// Cinema
module Cinema(input [17:0]SW, input clk, input rst, output reg [17:0]LEDR , input [3:0]KEY, output [7:0]HEX0,
			  output [7:0]HEX4, output [7:0]HEX5, output [7:0]HEX6, output [7:0]HEX7, output [7:0]HEX1, output [7:0]HEX2, output [7:0]HEX3);
Size in the first run: roughly 190 flip-flops, roughly 17000 µm² of cells after synthesis.
export LEC_CHECK = 0
export ABC_AREA = 1
export CAP_MARGIN = 10
export CORE_MARGIN = 2
export CORE_UTILIZATION = 72
export CTS_CLUSTER_DIAMETER = 383
export CTS_CLUSTER_SIZE = 72
export SLEW_MARGIN = 20
create_clock -name core_clock -period 11.6 [get_ports {clk}]
run.sh (not shown) runs the stock make flow with config.mk's settings and CLKGATE_MAP_FILE=.
The first run aborted during global routing on GRT-0232.
==> next run, changes <==
ABC_AREA = default   (was 1)
CAP_MARGIN = 20   (was 10)
CTS_CLUSTER_DIAMETER = default   (was 383)
CTS_CLUSTER_SIZE = default   (was 72)
PLACE_DENSITY_LB_ADDON = 0.01   (was default)
clock period = 14.5 ns   (was 11.6 ns; I/O delays follow)
Result:
- This time the run reached the layout checks and failed them: setup timing
- synthesized area increases by 2.8%
- synthesized cell count decreases by 9.7%
- die size increases by about 2.7%
==> next run, changes <==
ABC_AREA = 1   (was default)
CTS_CLUSTER_DIAMETER = 244   (was default)
CTS_CLUSTER_SIZE = 79   (was default)
clock period = 14.3 ns   (was 14.5 ns; I/O delays follow)
The new run did not get past global routing with GRT-0232.
Synthesized cell count grows by 11%.
Die size shrinks by 2.6%.
Area after synthesis shrinks by 2.7%.
==> next run, changes <==
ABC_AREA = default   (was 1)
CTS_CLUSTER_DIAMETER = default   (was 244)
CTS_CLUSTER_SIZE = default   (was 79)
Now the flow finished but failed the layout checks on setup timing.
Synthesized area increases by 2.8%.
Synthesized cell count decreases by 9.7%.
Die area increases by 2.7%.
==> next run, changes <==
CORE_UTILIZATION = 43   (was 72)
PLACE_DENSITY_LB_ADDON = default   (was 0.01)
clock period = 14.2 ns   (was 14.3 ns; I/O delays follow)
The changed run finished but fails on setup timing.
Final cell count climbs by 6.9%.
Clock skew drops by 32 ps.
Register-to-register slack gains 350 ps.

* * *

## v7
Cinema again, from the RTL that the note above started with.
clock: 11.2 ns
lec_check: 0
abc_area: 1
cap_margin: 15
core_margin: 2
core_utilization: 72
cts_cluster_diameter: 91
cts_cluster_size: 72
setup_slack_margin: -0.8
slew_margin: 20
v7 did not finish; the tool stopped in global routing with error GRT-0232.
The following lists how v33 was set up differently from v7:
Settings: ABC_AREA removed (was 1); CTS_CLUSTER_SIZE changed from 72 to 25; the clock period (ns, I/O delays scaled along) changed from 11.2 to 13.7.
==> results <==
v33 -> stages 100% | layout checks FAIL | setup timing. Sequential element share of the synthesized area in v33 is 0.58 points below v7. Delta(per-instance average area after synthesis, v33 - v7) > 0. v33 vs v7: summed standard-cell area reported by yosys up by a few percent.
#### Input delta (v5 over v33)
Settings: a deleted CTS_CLUSTER_SIZE that had been 25; a deleted CTS_CLUSTER_DIAMETER that had been 91; a change of CORE_UTILIZATION from 72 to 40; a deleted SETUP_SLACK_MARGIN that had been -0.8; a change of CAP_MARGIN from 15 to 20; a change of the clock period (ns, I/O delays scaled along) from 13.7 to 19.2.
[summary]
Between v5 and v33, cell area is lower for v5, v33 comes in above that. Cmp v5 and v33 / wire length of the first global-routing pass / higher: v33. Diff v33 -> v5 | met3 wire length | down by more than half. v33 had finished all stages when the layout checks came back failing, citing setup timing. Looking at the reports, v5 completed the entire flow and the layout it produced met the timing, DRC and antenna checks. The top routing layer in use comes out met4 in one run and met5 in the other, namely in v33 and v5 respectively. Going from v33 to v5, worst setup slack after layout saw an increase, non-clock buffer count shows a reduction of about 60%. Register-to-register slack on v5 is up relative to v33. Compared with v33, in v5 number of nets in the layout dropped 146, max-slew violation total from the final report barely changed. v5 vs v33, cell type of the slowest stage on the worst timing path: sky130_fd_sc_hd__clkdlybuf4s50_1 vs sky130_fd_sc_hd__fa_1.

* * *

Setup of run A:
Cinema again, from the RTL that the note above started with.
// Cinema
module Cinema(input [17:0]SW, input clk, input rst, output reg [17:0]LEDR , input [3:0]KEY, output [7:0]HEX0,
			  output [7:0]HEX4, output [7:0]HEX5, output [7:0]HEX6, output [7:0]HEX7, output [7:0]HEX1, output [7:0]HEX2, output [7:0]HEX3);
make LEC_CHECK=0 ABC_AREA=0 CAP_MARGIN=0 CELL_PAD_IN_SITES_GLOBAL_PLACEMENT=1 CORE_ASPECT_RATIO=1.31 CORE_MARGIN=2 CORE_UTILIZATION=26 CTS_CLUSTER_DIAMETER=134 GPL_ROUTABILITY_DRIVEN=0 HOLD_SLACK_MARGIN=0.03 MAX_ROUTING_LAYER=met4 MIN_ROUTING_LAYER=met2 SETUP_SLACK_MARGIN=3.4 SLEW_MARGIN=20 TNS_END_PERCENT=95 finish   # period 13.6 ns
In run A the implementation completed, yet the final layout does not meet the checks, the culprit being setup timing.
Edits applied to the flow inputs when going from run A to run B:
Settings: HOLD_SLACK_MARGIN removed (was 0.03); CORE_ASPECT_RATIO removed (was 1.31); CORE_UTILIZATION changed from 26 to 40; MIN_ROUTING_LAYER removed (was met2); CTS_CLUSTER_SIZE newly set to 56; SETUP_SLACK_MARGIN removed (was 3.4); GPL_ROUTABILITY_DRIVEN removed (was 0); CTS_CLUSTER_DIAMETER removed (was 134); CAP_MARGIN changed from 0 to 25; MAX_ROUTING_LAYER removed (was met4); ABC_AREA removed (was 0); TNS_END_PERCENT removed (was 95); GPL_TIMING_DRIVEN newly set to 0; CELL_PAD_IN_SITES_GLOBAL_PLACEMENT removed (was 1); the clock period (ns, I/O delays scaled along) changed from 13.6 to 15.8.
==> comparison <==
- Looking at run A and run B, the clock slew at the register clock pins of the worst setup and hold paths is a wash.
- met1 global-route usage on run B is up relative to run A.
- [run A] flow finished | final checks: failed | reasons: setup timing
- STATUS run=run B STAGES=ALL_DONE FINAL_CHECKS=FAILED CAUSE=setup timing
- Per the comparison of run B with run A, number of fill cells decreased 40%, final area lost 3.0%, hold slack shrank by 3.2 ps, sequential share of layout area increased 0.51 points.
For run C, these inputs were changed with respect to run B:
Settings: putting CELL_PAD_IN_SITES_DETAIL_PLACEMENT at 2 where nothing was set; putting MIN_ROUTING_LAYER at met2 where nothing was set; putting HOLD_SLACK_MARGIN at 0.06 where nothing was set; putting CORE_ASPECT_RATIO at 0.78 where nothing was set; swapping 25 for 0 in CAP_MARGIN; swapping 56 for 60 in CTS_CLUSTER_SIZE; putting CTS_CLUSTER_DIAMETER at 316 where nothing was set; putting CELL_PAD_IN_SITES_GLOBAL_PLACEMENT at 1 where nothing was set.
### Flow results
- Status run C: flow complete, layout not clean - capacitance limit, slew limit, setup timing
- Fmax: run C below run B
- Run C against run B: met1 routed wirelength after detailed routing has decreased, final routed DRC violation total has remained practically unchanged, wire length of the first global-routing pass has increased.
- Diff run B -> run C: total wire length after detailed routing went up; post-place instance area did not really move; antenna diode count went up.
- Of the two values seen for highest routed metal layer, met5 was produced by run C and met4 by run B.
- [compare] base=run B new=run C: minimum period implied by the final worst setup slack rose by 2290 ps, fraction of area in registers -0.54 points.
Setup changes, run C to run D
Settings: a change of CTS_CLUSTER_SIZE from 60 to 56; a deleted CELL_PAD_IN_SITES_DETAIL_PLACEMENT that had been 2; a deleted MIN_ROUTING_LAYER that had been met2.
==> results <==
Ran to the end and failed final checks on setup timing: run D.
Run C finished every stage; the final checks, however, were not passed, the failures being capacitance limit, slew limit, setup timing.
Summary: with run C as the reference, detail-routed net length per standard cell in run D moved down by more than a quarter.
Run C -> run D: number of hold buffers added after cts delta 0, exact match
Per the comparison of run D with run C, post-route worst hold slack decreased 39 ps; first-pass GRT wire length decreased 37,000 um; maximum frequency increased about 12%.
What run E does differently from run D at the input level:
Settings: HOLD_SLACK_MARGIN no longer set, was 0.06; CELL_PAD_IN_SITES_GLOBAL_PLACEMENT no longer set, was 1; CORE_ASPECT_RATIO no longer set, was 0.78; CTS_CLUSTER_DIAMETER now 324, was 316; CTS_CLUSTER_SIZE now 98, was 56; CAP_MARGIN now 20, was 0; CORE_UTILIZATION now 61, was 40; GPL_TIMING_DRIVEN no longer set, was 0; the clock period (ns, I/O delays scaled along) now 14.2, was 15.8.
==> comparison <==
From the logs: run E reached the end of the flow and failed the layout checks with setup timing.
Compared with run D, run E ends up with less cell area.
Comparing run D and run E, the higher via count was measured on run E.
Going from run D to run E, total number of nets in the final design flat, hold slack up 25 ps.
Compared run E against run D; sequential portion of the cell area within noise.
Signed area change from the synthesized netlist to the final layout down 0.88 points in run E wrt run D
The higher average wire length per cell after detail routing of run D and run E is in run D.
